==> flow/design.v <==
`timescale 1ns / 1ps
module scrambler
 #(parameter WIDTH = 32,
   parameter SEED = 7'b1111111)
  (input aclk,
   input aresetn,
   input [WIDTH-1:0] s_axis_tdata,
   input [3:0] s_axis_tuser,
   input s_axis_tvalid,
   output s_axis_tready,
   input s_axis_tlast,
   output reg [WIDTH-1:0] m_axis_tdata,
   output reg [3:0] m_axis_tuser,
   output reg m_axis_tvalid,
   input m_axis_tready,
   output reg m_axis_tlast);
  localparam TAIL_MASK = {{7{1'b0}}, {(WIDTH-7){1'b1}}};
  wire axis_tready_int = m_axis_tready;
  assign s_axis_tready = axis_tready_int;
  wire m_handshake = m_axis_tvalid && axis_tready_int;
  wire s_handshake = s_axis_tvalid && axis_tready_int;
  reg [6:0] lfsr;
  wire [WIDTH-1:0] fb;
  genvar i;
  generate
    for (i = 0; i < WIDTH; i = i + 1) begin : gen_feedback
      if (i < 4)
        assign fb[i] = lfsr[i+3] ^ lfsr[i];
      else if (i < 7)
        assign fb[i] = lfsr[i] ^ fb[i-4];
      else
        assign fb[i] = fb[i-7] ^ fb[i-4];
    end
  endgenerate
  always @(posedge aclk)
    if (~aresetn) begin
      m_axis_tdata <= {WIDTH{1'b0}};
      m_axis_tuser <= 4'h0;
      m_axis_tlast <= 1'b0;
      m_axis_tvalid <= 1'b0;
    end
    else if (s_handshake) begin
      if (s_axis_tlast)
        m_axis_tdata <= (s_axis_tdata ^ fb) & TAIL_MASK;
      else
        m_axis_tdata <= s_axis_tdata ^ fb;
      m_axis_tuser <= s_axis_tuser;
      m_axis_tlast <= s_axis_tlast;
      m_axis_tvalid <= 1'b1;
    end
    else if (m_handshake)
      m_axis_tvalid <= 1'b0;
  always @(posedge aclk)
    if (~aresetn)
      lfsr <= SEED;
    else if (s_handshake)
      lfsr <= fb[WIDTH-1:WIDTH-7];
endmodule
`timescale 1ns / 1ps
module encoder
 #(parameter WIDTH = 24)
  (input aclk,
   input aresetn,
   input [WIDTH-1:0] s_axis_tdata,
   input [3:0] s_axis_tuser,
   input s_axis_tvalid,
   output s_axis_tready,
   input s_axis_tlast,
   output reg [2*WIDTH-1:0] m_axis_tdata,
   output reg [3:0] m_axis_tuser,
   output reg m_axis_tvalid,
   input m_axis_tready,
   output reg m_axis_tlast);
  localparam HISTSIZE = 6;
  wire axis_tready_int = m_axis_tready;
  assign s_axis_tready = axis_tready_int;
  wire m_handshake = m_axis_tvalid && axis_tready_int;
  wire s_handshake = s_axis_tvalid && axis_tready_int;
  reg [2*WIDTH-1:0] m_axis_tdata_int;
  wire [WIDTH-1:0] g0;
  wire [WIDTH-1:0] g1;
  wire [2*WIDTH-1:0] hr;
  wire [2*WIDTH-1:0] tfr;
  wire [2*WIDTH-1:0] ttr;
  reg [HISTSIZE-1:0] history;
  wire [WIDTH+HISTSIZE-1:0] operand = {s_axis_tdata, history};
  genvar i;
  generate
    for (i = 0; i < WIDTH; i = i + 1) begin : gen_poly
      assign g0[i] = operand[i+6] ^ operand[i+4] ^ operand[i+3] ^ operand[i+1] ^ operand[i];
      assign g1[i] = g0[i] ^ operand[i+5] ^ operand[i+1];
    end
    for (i = 0; i < 2*WIDTH-1; i = i + 2) begin : gen_half_rate
      assign hr[i]   = g0[i/2];
      assign hr[i+1] = g1[i/2];
    end
    for (i = 0; i < 3*WIDTH/2-2; i = i + 3) begin : gen_two_thirds
      assign ttr[i]   = g0[2*(i/3)];
      assign ttr[i+1] = g1[2*(i/3)];
      assign ttr[i+2] = g0[2*(i/3)+1];
    end
    for (i = 0; i < 4*WIDTH/3-3; i = i + 4) begin : gen_three_fourths
      assign tfr[i]   = g0[i-i/4];
      assign tfr[i+1] = g1[i-i/4];
      assign tfr[i+2] = g0[i-i/4+1];
      assign tfr[i+3] = g1[i-i/4+2];
    end
  endgenerate
  assign ttr[2*WIDTH-1:3*WIDTH/2] = 0;
  assign tfr[2*WIDTH-1:4*WIDTH/3] = 0;
  always @*
    case (s_axis_tuser)
      4'b1111, 4'b0111, 4'b1011, 4'b0011:
        m_axis_tdata_int = tfr;
      4'b0001:
        m_axis_tdata_int = ttr;
      default:
        m_axis_tdata_int = hr;
    endcase
  always @(posedge aclk)
    if (~aresetn) begin
      m_axis_tdata <= {2*WIDTH{1'b0}};
      m_axis_tuser <= 4'h0;
      m_axis_tlast <= 1'b0;
      m_axis_tvalid <= 1'b0;
    end
    else if (s_handshake) begin
      m_axis_tdata <= m_axis_tdata_int;
      m_axis_tuser <= s_axis_tuser;
      m_axis_tlast <= s_axis_tlast;
      m_axis_tvalid <= 1'b1;
    end
    else if (m_handshake)
      m_axis_tvalid <= 1'b0;
  always @(posedge aclk)
    if (~aresetn)
      history <= {HISTSIZE{1'b0}};
    else if (s_handshake)
      history <= s_axis_tdata[WIDTH-1:WIDTH-HISTSIZE];
endmodule
`timescale 1ns / 1ps
module system
  #(parameter WIDTH = 24)
   (input aclk,
    input aresetn,
    input [WIDTH-1:0] s_axis_tdata,
    input s_axis_tvalid,
    output s_axis_tready,
    input s_axis_tlast,
    input [3:0] s_axis_tuser,
    output [2*WIDTH-1:0] m_axis_tdata,
    output m_axis_tvalid,
    input m_axis_tready,
    output m_axis_tlast,
    output [3:0] m_axis_tuser);
    localparam SEED = 7'b1011101;
    wire [WIDTH-1:0] s2e_tdata;
    wire s2e_tvalid;
    wire s2e_tready;
    wire s2e_tlast;
    wire [3:0] s2e_tuser;
    scrambler #(.WIDTH(WIDTH), .SEED(SEED)) scrambler_i(
        .aclk(aclk),
        .aresetn(aresetn),
        .s_axis_tdata(s_axis_tdata),
        .s_axis_tvalid(s_axis_tvalid),
        .s_axis_tready(s_axis_tready),
        .s_axis_tuser(s_axis_tuser),
        .s_axis_tlast(s_axis_tlast),
        .m_axis_tdata(s2e_tdata),
        .m_axis_tvalid(s2e_tvalid),
        .m_axis_tready(s2e_tready),
        .m_axis_tuser(s2e_tuser),
        .m_axis_tlast(s2e_tlast)
    );
    encoder #(.WIDTH(WIDTH)) encoder_i(
        .aclk(aclk),
        .aresetn(aresetn),
        .s_axis_tdata(s2e_tdata),
        .s_axis_tvalid(s2e_tvalid),
        .s_axis_tready(s2e_tready),
        .s_axis_tuser(s2e_tuser),
        .s_axis_tlast(s2e_tlast),
        .m_axis_tdata(m_axis_tdata),
        .m_axis_tvalid(m_axis_tvalid),
        .m_axis_tready(m_axis_tready),
        .m_axis_tuser(m_axis_tuser),
        .m_axis_tlast(m_axis_tlast)
    );
endmodule
Settings: LEC_CHECK=0, ABC_AREA=1, CAP_MARGIN=20, CORE_ASPECT_RATIO=0.69, CORE_MARGIN=2, CORE_UTILIZATION=72, CTS_CLUSTER_DIAMETER=371, CTS_CLUSTER_SIZE=98, PLACE_DENSITY=0.78, SETUP_SLACK_MARGIN=0.37, SLEW_MARGIN=20, TNS_END_PERCENT=5; clock period 1.99 ns.
run.sh (not shown) runs the stock make flow with config.mk's settings and CLKGATE_MAP_FILE=.
The starting point died in global routing, error DPL-0038.
Change:
Settings changed: CAP_MARGIN 20 to 0, CORE_ASPECT_RATIO 0.69 to unset, CTS_CLUSTER_DIAMETER 371 to unset, CTS_CLUSTER_SIZE 98 to 16, PLACE_DENSITY 0.78 to 0.68, SETUP_SLACK_MARGIN 0.37 to unset, TNS_END_PERCENT 5 to unset.
Clock period 1.99 ns to 2.13 ns, I/O delays scaled along.
The new run ran to the end with no violations.
Die size stays flat.
Synthesized area stays the same.
Synthesized cell count stays the same.
Change:
Settings changed: CAP_MARGIN 0 to 20, CORE_UTILIZATION 72 to 66, CTS_CLUSTER_SIZE 16 to unset, HOLD_SLACK_MARGIN set to 0.29, PLACE_DENSITY 0.68 to unset.
Clock period 2.13 ns to 1.81 ns, I/O delays scaled along.
After rerunning: The changed run went through all stages and came out clean. Non-clock buffer count goes up by 28. Wire length came out lower by about 0.9%. Flip-flop count stays the same. Via count is lower by 1.4%. Worst hold slack barely changes.
Change:
Settings changed: ABC_AREA 1 to 0, SETUP_SLACK_MARGIN set to 0.52.
=>
- With this change the flow stopped in clock tree synthesis, error DPL-0038
- area after synthesis shrinks by 1.5%
- synthesized cell count shrinks by about 30%
- die area shrinks by 1.4%


Starts from the design.v that is shown in full above.
make LEC_CHECK=0 CAP_MARGIN=0 CORE_MARGIN=6 CORE_UTILIZATION=56 CTS_CLUSTER_DIAMETER=287 CTS_CLUSTER_SIZE=87 PLACE_DENSITY=0.35 SETUP_SLACK_MARGIN=-0.4 SLEW_MARGIN=20 TNS_END_PERCENT=15 finish   # period 4.0 ns
Edit:
CAP_MARGIN = 20   (was 0)
CORE_MARGIN = 2   (was 6)
CORE_UTILIZATION = 40   (was 56)
CTS_CLUSTER_DIAMETER = not set   (was 287)
CTS_CLUSTER_SIZE = not set   (was 87)
PLACE_DENSITY = not set   (was 0.35)
SETUP_SLACK_MARGIN = not set   (was -0.4)
TNS_END_PERCENT = not set   (was 15)
After rerunning: Count of clock-buffer cells in the layout stays the same. Non-clock buffer count shrinks by 1. Worst setup slack gains 0.029 ns. Total power came out higher by 7.2%. Wire length rose by 1.1%. Hold slack barely changes. Global-route usage came out lower by 3.6 points. Die area grows by 20%. Final cell count rises by 5.9%. Cell area increases by 2.1%.
Edit:
CAP_MARGIN = 15   (was 20)
CELL_PAD_IN_SITES_DETAIL_PLACEMENT = 2   (was not set)
CORE_ASPECT_RATIO = 0.71   (was not set)
HOLD_SLACK_MARGIN = -0.03   (was not set)
MIN_ROUTING_LAYER = met2   (was not set)
PLACE_DENSITY = 0.76   (was not set)
SETUP_SLACK_MARGIN = 0.11   (was not set)
The new run produced a clean layout.
Sequential cell count is unchanged.
Wire length grows by 66%.
Critical path depth is unchanged.
Final area stays flat.
Worst hold slack gets better by 0.011 ns.
Worst setup slack got worse by 0.097 ns.
Power rises by 9.2%.
Clock skew is about the same.
Global-route usage climbs by 32 points.
Edit:
CORE_ASPECT_RATIO = not set   (was 0.71)
CORE_MARGIN = 4   (was 2)
HOLD_SLACK_MARGIN = 0.01   (was -0.03)
PLACE_DENSITY = not set   (was 0.76)
SETUP_SLACK_MARGIN = not set   (was 0.11)
The new run completed with no timing, DRC or antenna violations. Via count came out lower by a few percent. Cell area goes up slightly. Non-clock buffer count went up by 1. Worst setup slack gets worse by 0.062 ns. Core utilization hardly moves. Sequential power is about the same. Die size increases by a few percent. Combinational power hardly moves. Clock power rises by roughly a tenth. Flip-flop count stays the same. Fmax shrinks by a few percent.
Edit:
CAP_MARGIN = 20   (was 15)
CELL_PAD_IN_SITES_DETAIL_PLACEMENT = not set   (was 2)
CORE_MARGIN = 2   (was 4)
CORE_UTILIZATION = 56   (was 40)
CTS_CLUSTER_DIAMETER = 287   (was not set)
CTS_CLUSTER_SIZE = 87   (was not set)
HOLD_SLACK_MARGIN = not set   (was 0.01)
MIN_ROUTING_LAYER = not set   (was met2)
PLACE_DENSITY = 0.35   (was not set)
TNS_END_PERCENT = 15   (was not set)
Effect: Design area drops by a few percent. Worst setup slack gets better by 0.15 ns. Power shrinks by about a fifth. Non-clock buffer count falls by 2. Area after synthesis is unchanged. Global-route usage shrinks by 15 points. Core utilization came out higher by 18 points. Count of clock-buffer cells in the layout rises by 1. Routed wire length came out lower by a quarter to a third.
Power and IR drop assume default switching activity.
